exp/amber:
## top
module top(input clk, rst_raw, up, left, right, down, 
           input [15:0]switches, output dp,a,b,c,d,e,f,g, output [3:0]anode,
           output load_done, output reg fsm_done);
    wire [7:0] A, B;     
    wire [3:0] init_ram_addr, fsm_ram_addr, ram_addr;    
    wire [1:0] rf_w_addr;
    wire rf_w_en;
    wire ram_w_en, init_ram_w_en, fsm_ram_w_en;    
    wire [1:0] reg_r_addr1, reg_r_addr2, reg_r_addr3, reg_r_addr4;
    wire [7:0] init_w_ram_data, fsm_w_ram_data, 
               w_ram_data, r_ram_data;   
    wire acc_en, acc_clear;
    wire done;
    wire [3:0] pp0, pp1;  
    wire [1:0] A1, A2, B1, B2;   
    wire [4:0] acc;  
    wire [4:0] C11, C12, C21, C22;   
    wire up_clean, left_clean, rst, right_clean, down_clean;    
    reg load_en;
    reg load_button;     
    reg start_button;    
    reg C11_button, C12_button, C21_button, C22_button;  
    reg display;     
    debouncer udb(.clk(clk), .raw(up), .clean(up_clean)); 
    debouncer ldb(.clk(clk), .raw(left), .clean(left_clean)); 
    debouncer cdb(.clk(clk), .raw(rst_raw), .clean(rst));  
    debouncer rdb(.clk(clk), .raw(right), .clean(right_clean)); 
    debouncer ddb(.clk(clk), .raw(down), .clean(down_clean)); 
    load_RAM init(.clk(clk), 
                  .rst(rst), 
                  .en(load_en), 
                  .button(load_button), 
                  .matrices(switches), 
                  .write_en(init_ram_w_en), 
                  .done(load_done), 
                  .ram_addr(init_ram_addr),
                  .w_ram_data(init_w_ram_data));   
    controller fsm(.clk(clk),
                   .rst(rst),
                   .start(start_button),
                   .acc(acc),
                   .ram_addr(fsm_ram_addr),
                   .rf_w_addr(rf_w_addr),
                   .ram_w_en(fsm_ram_w_en), 
                   .rf_w_en(rf_w_en), 
                   .w_ram_data(fsm_w_ram_data), 
                   .reg_r_addr1(reg_r_addr1), 
                   .reg_r_addr2(reg_r_addr2), 
                   .reg_r_addr3(reg_r_addr3), 
                   .reg_r_addr4(reg_r_addr4),
  ...
export LEC_CHECK = 0
export ABC_AREA = 1
export CAP_MARGIN = 20
export CORE_MARGIN = 2
export CORE_UTILIZATION = 72
export CTS_CLUSTER_DIAMETER = 224
export CTS_CLUSTER_SIZE = 14
export GPL_ROUTABILITY_DRIVEN = 0
export MIN_ROUTING_LAYER = met1
export PLACE_DENSITY_LB_ADDON = 0.16
export SETUP_SLACK_MARGIN = 0.16
export SLEW_MARGIN = 40
create_clock -name core_clock -period 2.39 [get_ports {clk}]
run.sh (not shown) runs the stock make flow with config.mk's settings and CLKGATE_MAP_FILE=.
Both conditions hold for exp/amber: the flow ran to the end and the final layout passed the timing, DRC and antenna checks.
#### Input delta (exp/garnet over exp/amber)
- PLACE_DENSITY_LB_ADDON removed (was 0.16)
- ABC_AREA removed (was 1)
- MIN_ROUTING_LAYER removed (was met1)
- SLEW_MARGIN changed from 40 to 20
- GPL_ROUTABILITY_DRIVEN removed (was 0)
- CTS_CLUSTER_DIAMETER removed (was 224)
- SETUP_SLACK_MARGIN changed from 0.16 to 1.5
- the clock period (ns, I/O delays scaled along) changed from 2.39 to 6.16
--- outcome ---
- No stage failed in exp/garnet, and the final checks on the layout all came back clean.
- From exp/amber to exp/garnet the numbers moved as follows: maximum vdd ir drop moved down, routed length on met3 decreased 29%.
- Area fraction in xor and xnor cells, exp/amber and exp/garnet, lower one = exp/amber.
#### Input delta (exp/lagoon over exp/garnet)
- CTS_CLUSTER_SIZE: 14 -> 10
- CTS_CLUSTER_DIAMETER: unset -> 311
- SETUP_SLACK_MARGIN: 1.5 -> 0.55
- the clock period (ns, I/O delays scaled along): 6.16 -> 1.94
==> results <==
- Standard cell area after detailed placement, exp/garnet and exp/lagoon: higher on exp/lagoon
- On placeable core area, exp/lagoon tracks exp/garnet almost exactly.
- Diff exp/lagoon..exp/garnet | synthesized area per cell | unchanged
- Going from exp/garnet to exp/lagoon, horizontal die dimension saw little to no change; area of the mapped netlist saw little to no change; final weighted congestion in routability-driven placement saw a decrease.
- exp/lagoon -> exp/garnet: share of synthesized cell area in and, or, nand and nor gates delta 0, exact match
- In exp/lagoon, the number of cells in the design after placement came out 183 above the value in exp/garnet.
- Tool error DPL-0038 stopped exp/lagoon during clock tree synthesis (4_1_cts); no final results.
- Re chip area estimate from yosys synthesis: no difference whatsoever between exp/garnet and exp/lagoon.
- Note that the placed wire-length estimate recorded for exp/lagoon amounts to 1.3 times the value seen in exp/garnet.
- ~same post-synthesis instance total in exp/garnet and exp/lagoon

---

build 52:
top again, from the RTL that the note above started with.
clock: 1.94 ns
lec_check: 0
abc_area: 1
cap_margin: 20
core_aspect_ratio: 0.69
core_margin: 2
core_utilization: 72
cts_cluster_diameter: 311
cts_cluster_size: 100
place_density_lb_addon: 0.0
setup_slack_margin: 0.57
slew_margin: 20
tns_end_percent: 15
In the summary table, build 52 is marked failed, with error DPL-0033 raised in clock tree synthesis.
#### Input delta (build 73 over build 52)
# build 52
export LEC_CHECK = 0
export ABC_AREA = 1
export CAP_MARGIN = 20
export CORE_ASPECT_RATIO = 0.69
export CORE_MARGIN = 2
export CORE_UTILIZATION = 72
export CTS_CLUSTER_DIAMETER = 311
export CTS_CLUSTER_SIZE = 100
export PLACE_DENSITY_LB_ADDON = 0.0
export SETUP_SLACK_MARGIN = 0.57
export SLEW_MARGIN = 20
export TNS_END_PERCENT = 15
create_clock -name core_clock -period 1.94 [get_ports {clk}]
# build 73
export LEC_CHECK = 0
export CAP_MARGIN = 20
export CORE_MARGIN = 2
export CORE_UTILIZATION = 72
export CTS_CLUSTER_SIZE = 10
export SLEW_MARGIN = 20
create_clock -name core_clock -period 2.43 [get_ports {clk}]
[summary]
Summary of build 73 over build 52: number of enable-type register cells in the synthesized netlist neither gained nor lost much; final weighted congestion in routability-driven placement lost 5.4%; mean post-synth cell area picked up an extra about 18%. Compared to build 52, build 73 was floorplanned on a bigger die. Taking build 52 as 1.0, build 73 lands at 1.6 on distinct cell type count after synthesis. Diff build 52 -> build 73: cell count after synthesis dropped 14%, worst setup slack after placement went up 4.0 ps. The flow did not stop early for build 73: all stages ran, and the layout cleared the timing, DRC and antenna checks. As far as tally of buffers added on design ports goes, build 52 and build 73 are indistinguishable; the numbers are identical. NOTE post-DP HPWL build 52->build 73 decreased by a little under 10%. Delta (build 73 minus build 52): die height moved up, area fraction in xor and xnor cells moved up.
[inputs] build 95 vs build 73
# build 73
export LEC_CHECK = 0
export CAP_MARGIN = 20
export CORE_MARGIN = 2
export CORE_UTILIZATION = 72
export CTS_CLUSTER_SIZE = 10
export SLEW_MARGIN = 20
create_clock -name core_clock -period 2.43 [get_ports {clk}]
# build 95
export LEC_CHECK = 0
export ABC_AREA = 1
export CAP_MARGIN = 0
export CORE_MARGIN = 2
export CORE_UTILIZATION = 72
export CTS_CLUSTER_DIAMETER = 372
export CTS_CLUSTER_SIZE = 10
export PLACE_DENSITY_LB_ADDON = 0.01
export SETUP_SLACK_MARGIN = -0.24
export SLEW_MARGIN = 20
create_clock -name core_clock -period 2.43 [get_ports {clk}]
==> results <==
Build 95 ends up with a number of distinct standard cells referenced by the synthesized netlist that is 36% lower than in build 73.
Compared with build 73, in build 95 power share of the combinational group fell by 0.2 points; non-filler instance count after layout climbed 130.
Looking at post-detailed-route wirelength per cell, build 95 sits 2.1 µm below build 73.
Compared to build 73, build 95 has area growth from synthesis to layout 4.0 points lower.
[compare] base=build 73 new=build 95: number of fill cells went up, total of clock buffers placed in the layout has decreased, worst setup slack went up 12 ps, clock transition time at the flip-flop clock pins of the worst setup and hold paths flat, post-synthesis net count now sits higher.
Modified inputs, build 21 compared to build 95
# build 95
export LEC_CHECK = 0
export ABC_AREA = 1
export CAP_MARGIN = 0
export CORE_MARGIN = 2
export CORE_UTILIZATION = 72
export CTS_CLUSTER_DIAMETER = 372
export CTS_CLUSTER_SIZE = 10
export PLACE_DENSITY_LB_ADDON = 0.01
export SETUP_SLACK_MARGIN = -0.24
export SLEW_MARGIN = 20
create_clock -name core_clock -period 2.43 [get_ports {clk}]
# build 21
export LEC_CHECK = 0
export CAP_MARGIN = 20
export CORE_MARGIN = 2
export CORE_UTILIZATION = 40
export SLEW_MARGIN = 20
create_clock -name core_clock -period 4.25 [get_ports {clk}]
Notes after the runs:
Clock network power share: build 21 vs build 95 up 2.9 points. Going from build 95 to build 21, share of the core filled by cells before placement shrinks by 34 points. Delta (build 21 minus build 95): clock power has decreased; placed instance area now larger; clock-buffer cell count now smaller; maximum ir drop on the vdd rail went down. Diff build 95..build 21 | max-slew violation total from the final report | unchanged. On number of placed cells counting well taps, the higher figure sits with build 95, not build 21. Diff build 21 and build 95: total routed wirelength higher in build 95.
Power and IR drop assume default switching activity.
